run A:
==> flow/design.v (excerpt) <==
module AMBA_AXI_ram
#(
	parameter ID_WIDTH = 4,
	parameter ADDR_WIDTH = 8,
	parameter DATA_WIDTH = 16,
	parameter BRESP_WIDTH = 3,
	parameter WR_MEM_DELAY = 0,
	parameter RD_MEM_DELAY = 0
)
(
	clk,
	rst_n,
	s_axi_awvalid,
	s_axi_awready,
	s_axi_awid,
	s_axi_awaddr,
	s_axi_awlen,
	s_axi_awsize,
	s_axi_awburst, 							 
	s_axi_wvalid,
	s_axi_wready,
	s_axi_wdata,
	s_axi_wstrb, 
	s_axi_wlast,
	s_axi_bvalid,
	s_axi_bready,
	s_axi_bid,
	s_axi_bresp,
	s_axi_arvalid,
	s_axi_arready,
	s_axi_arid,
	s_axi_araddr,
	s_axi_arlen,
	s_axi_arsize,
	s_axi_arburst,
	s_axi_rvalid,
	s_axi_rready,
	s_axi_rid,
	s_axi_rdata,
	s_axi_rresp,
	s_axi_rlast
);
parameter STROBE_WIDTH = DATA_WIDTH/8;
parameter W_STATE_IDLE = 2'd0;
parameter W_STATE_BRUST = 2'd1;
parameter W_STATE_RESPON = 2'd2;
parameter R_STATE_IDLE = 1'd0;
parameter R_STATE_BRUST = 1'd1;
parameter MEM_ADDR_SIZE = ADDR_WIDTH - $clog2(STROBE_WIDTH);  
input 								clk, rst_n;
input 								s_axi_awvalid;
output reg 							s_axi_awready;
input [ID_WIDTH - 1 : 0] 			s_axi_awid;
input [ADDR_WIDTH - 1 : 0] 			s_axi_awaddr;
input [7:0] 						s_axi_awlen;
input [2:0] 						s_axi_awsize;
input [1:0] 						s_axi_awburst; 
input 								s_axi_wvalid;
output reg 							s_axi_wready;
input [DATA_WIDTH - 1 : 0] 			s_axi_wdata;
input [STROBE_WIDTH - 1 : 0]		s_axi_wstrb;
input 								s_axi_wlast;
output reg	 						s_axi_bvalid;
input 								s_axi_bready;
output [ID_WIDTH - 1 : 0] 			s_axi_bid;
  ...
clock: 5.19 ns
lec_check: 0
cap_margin: 20
core_margin: 2
core_utilization: 40
slew_margin: 20
run.sh (not shown) runs the stock make flow with config.mk's settings and CLKGATE_MAP_FILE=.
Changes in run B relative to run A:
Settings: swapping 40 for 57 in CORE_UTILIZATION; swapping 5.19 for 2.52 in the clock period (ns, I/O delays scaled along).
--- outcome ---
- Looking at transition time of the tightest slew-check pin, run B sits 190 ps lower than run A does.
- Delta (run B minus run A): combinational power share grew by 5.7 points, total power draw went up 120%, iteration count of the initial detailed-routing pass +5, aggregate routed wire length climbed 7.8%, weighted congestion reported at the end of routability-driven placement climbed about 17%.
- From the logs: run B reached the end of the flow and failed the layout checks with setup timing.
- In summary, run A completed successfully, with a layout that passed the timing, design-rule and antenna checks.
- From run A to run B the numbers moved as follows: buffers plus inverters on the worst setup path went up, via count went up, post-route minimum period went down, final critical-path setup slack went down.
- | via count normalized by instance count | run B vs run A | 0.97 higher |
> inputs changed (run B -> run C)
Settings: GPL_TIMING_DRIVEN: unset -> 0; ABC_AREA: unset -> 0; GPL_ROUTABILITY_DRIVEN: unset -> 0; PLACE_DENSITY_LB_ADDON: unset -> 0.15; CORE_UTILIZATION: 57 -> 49; the clock period (ns, I/O delays scaled along): 2.52 -> 5.5.
Run C failed in 5_1_grt with GRT-0116. Re worst setup slack before clock tree synthesis: run C is 1380 ps up on run B. Run C vs run B: detailed-placement wirelength estimate up in run C. Horizontal extent of the die, run C vs run B: up by a little under 10%. Diff run B..run C | portion of netlist area occupied by mux cells | unchanged. In run C, post-CTS setup-driven buffer insertion count is lower than in run B. Count of input and output buffers, run C and run B: higher on run B. Number of synthesized flops with an enable pin: run B vs run C identical. Starting density of the core in run C is 8.2 points below run B. Per the comparison of run C with run B, sequential cell area fraction in the yosys report saw little to no change; area of the core saw an increase; number of cell rows saw an increase.
Changes in run D relative to run C:
Settings: setting CTS_CLUSTER_SIZE to 57 for the first time; changing CORE_UTILIZATION from 49 to 65; removing GPL_ROUTABILITY_DRIVEN (formerly 0); removing PLACE_DENSITY_LB_ADDON (formerly 0.15); removing GPL_TIMING_DRIVEN (formerly 0); setting SETUP_SLACK_MARGIN to -0.35 for the first time; removing ABC_AREA (formerly 0); changing the clock period (ns, I/O delays scaled along) from 5.5 to 3.72.
--- outcome ---
- Run D -> stages 100% | layout checks FAIL | setup timing
- Relative to run C, chip height decreased by 13% in run D.
- Delta (run D minus run C): chip area in the Yosys report neither gained nor lost much, summed instance area of the synthesized netlist neither gained nor lost much, number of cells upsized or downsized after cts fell 1.
- Relative to run C, run D improves half-perimeter wire length of the detailed placement result.
- Number of I/O port buffers (run D over run C): increase, 16
- Compare run D and run C | core utilization before placement lower: run C
- The run showing the greater number of cell rows is run C.
- Run D ends up with a core outline area that is 25% lower than in run C.


Setup of job 3485:
Starting RTL as in the previous note.
export LEC_CHECK = 0
export ABC_AREA = 1
export CAP_MARGIN = 20
export CORE_ASPECT_RATIO = 0.87
export CORE_MARGIN = 2
export CORE_UTILIZATION = 70
export CTS_CLUSTER_DIAMETER = 43
export CTS_CLUSTER_SIZE = 20
export MAX_ROUTING_LAYER = met5
export SETUP_SLACK_MARGIN = 1.0
export SLEW_MARGIN = 20
export TNS_END_PERCENT = 15
create_clock -name core_clock -period 4.08 [get_ports {clk}]
## Diff of input files: job 3883 against job 3485
==> flow/config.mk <==
export PLATFORM = sky130hd
export DESIGN_NAME = AMBA_AXI_ram
export DESIGN_NICKNAME = AMBA_AXI_ram
export VERILOG_FILES = /design/flow/design.v
export SDC_FILE = /design/flow/constraint.sdc
export NUM_CORES = 4
export LEC_CHECK = 0
export CAP_MARGIN = 20
export CORE_MARGIN = 2
export CORE_UTILIZATION = 57
export CTS_CLUSTER_SIZE = 11
export SLEW_MARGIN = 20
export TNS_END_PERCENT = 20
==> flow/constraint.sdc <==
create_clock -name core_clock -period 2.89 [get_ports {clk}]
set_input_delay 0.5780 -clock core_clock [delete_from_list [all_inputs] [get_ports {clk}]]
set_output_delay 0.5780 -clock core_clock [all_outputs]
set_load 0.01 [all_outputs]
## What came out
Final worst-path cycle share: job 3883 higher than job 3485
Summary of the comparison: routed via count divided by cell count is higher in job 3883, relative to job 3485.
The run showing the smaller fraction of the mapped netlist area in compound gates is job 3883.
From job 3485 to job 3883 the numbers moved as follows: number of iterations in the first detailed-routing pass increased by 4 relative to the old numbers; maximum buffer depth of the clock tree closely matched the old numbers; routability-driven placement congestion ratio increased by about 20% relative to the old numbers; sequential cell area share decreased by 6.7 points relative to the old numbers.
NOTE: global-route usage in job 3883 exceeds that of job 3485
Compare job 3883 and job 3485 | post-synthesis instance area lower: job 3883
Job 3883 completed end to end; final checks failed (setup timing).
| antenna diode count | higher: job 3883 |
Sort job 3883 and job 3485 by part of the total power dissipated in the clock network, ascending, and job 3883 comes first.
What job 252 does differently from job 3883 at the input level:
-- flow/config.mk --
<<< job 3883, line 9
export CORE_MARGIN = 2
export CORE_UTILIZATION = 57
export CTS_CLUSTER_SIZE = 11
export SLEW_MARGIN = 20
export TNS_END_PERCENT = 20
>>> job 252, line 9
export CORE_MARGIN = 2
export CORE_UTILIZATION = 47
export SLEW_MARGIN = 20
==> flow/constraint.sdc <==
create_clock -name core_clock -period 5.19 [get_ports {clk}]
set_input_delay 1.0380 -clock core_clock [delete_from_list [all_inputs] [get_ports {clk}]]
set_output_delay 1.0380 -clock core_clock [all_outputs]
set_load 0.01 [all_outputs]
Job 252 did not stop at any stage, and its layout met the timing, design-rule and antenna checks. Job 252 ended up with a lower switching power of the nets than job 3883 did. Compared to job 3883, job 252 has setup slack on the worst flop-to-flop path 1250 ps higher. Between job 252 and job 3883, it is job 252 whose maximum single-stage delay on the critical path is higher, by 150 ps.
Setup changes, job 252 to job 6449
-- flow/config.mk --
<<< job 252, line 7
export LEC_CHECK = 0
export CAP_MARGIN = 20
export CORE_MARGIN = 2
export CORE_UTILIZATION = 47
export SLEW_MARGIN = 20
>>> job 6449, line 7
export LEC_CHECK = 0
export ABC_AREA = 1
export CAP_MARGIN = 20
export CORE_ASPECT_RATIO = 0.87
export CORE_MARGIN = 2
export CORE_UTILIZATION = 70
export CTS_CLUSTER_DIAMETER = 69
export CTS_CLUSTER_SIZE = 20
export MAX_ROUTING_LAYER = met5
export SLEW_MARGIN = 20
export TNS_END_PERCENT = 15
==> flow/constraint.sdc <==
create_clock -name core_clock -period 4.08 [get_ports {clk}]
set_input_delay 0.8160 -clock core_clock [delete_from_list [all_inputs] [get_ports {clk}]]
set_output_delay 0.8160 -clock core_clock [all_outputs]
set_load 0.01 [all_outputs]
[summary]
- Relative to job 252, worst setup slack decreased by 120 ps in job 6449.
- Routability congestion estimate: job 6449 < job 252
- Relative to job 252, the final cell area reported for job 6449 is lower.
- Overall power after layout deteriorates in job 6449 relative to job 252.
- Comparing job 252 and job 6449, largest vdd supply drop is lower on job 252.
- Filler-free cell count of the finished design, job 252 and job 6449, higher one = job 6449.
- Fmax, job 252 and job 6449: smaller value in job 252
- Post-synthesis chip area from yosys on job 6449 is up relative to job 252.
Power and IR drop assume default switching activity.
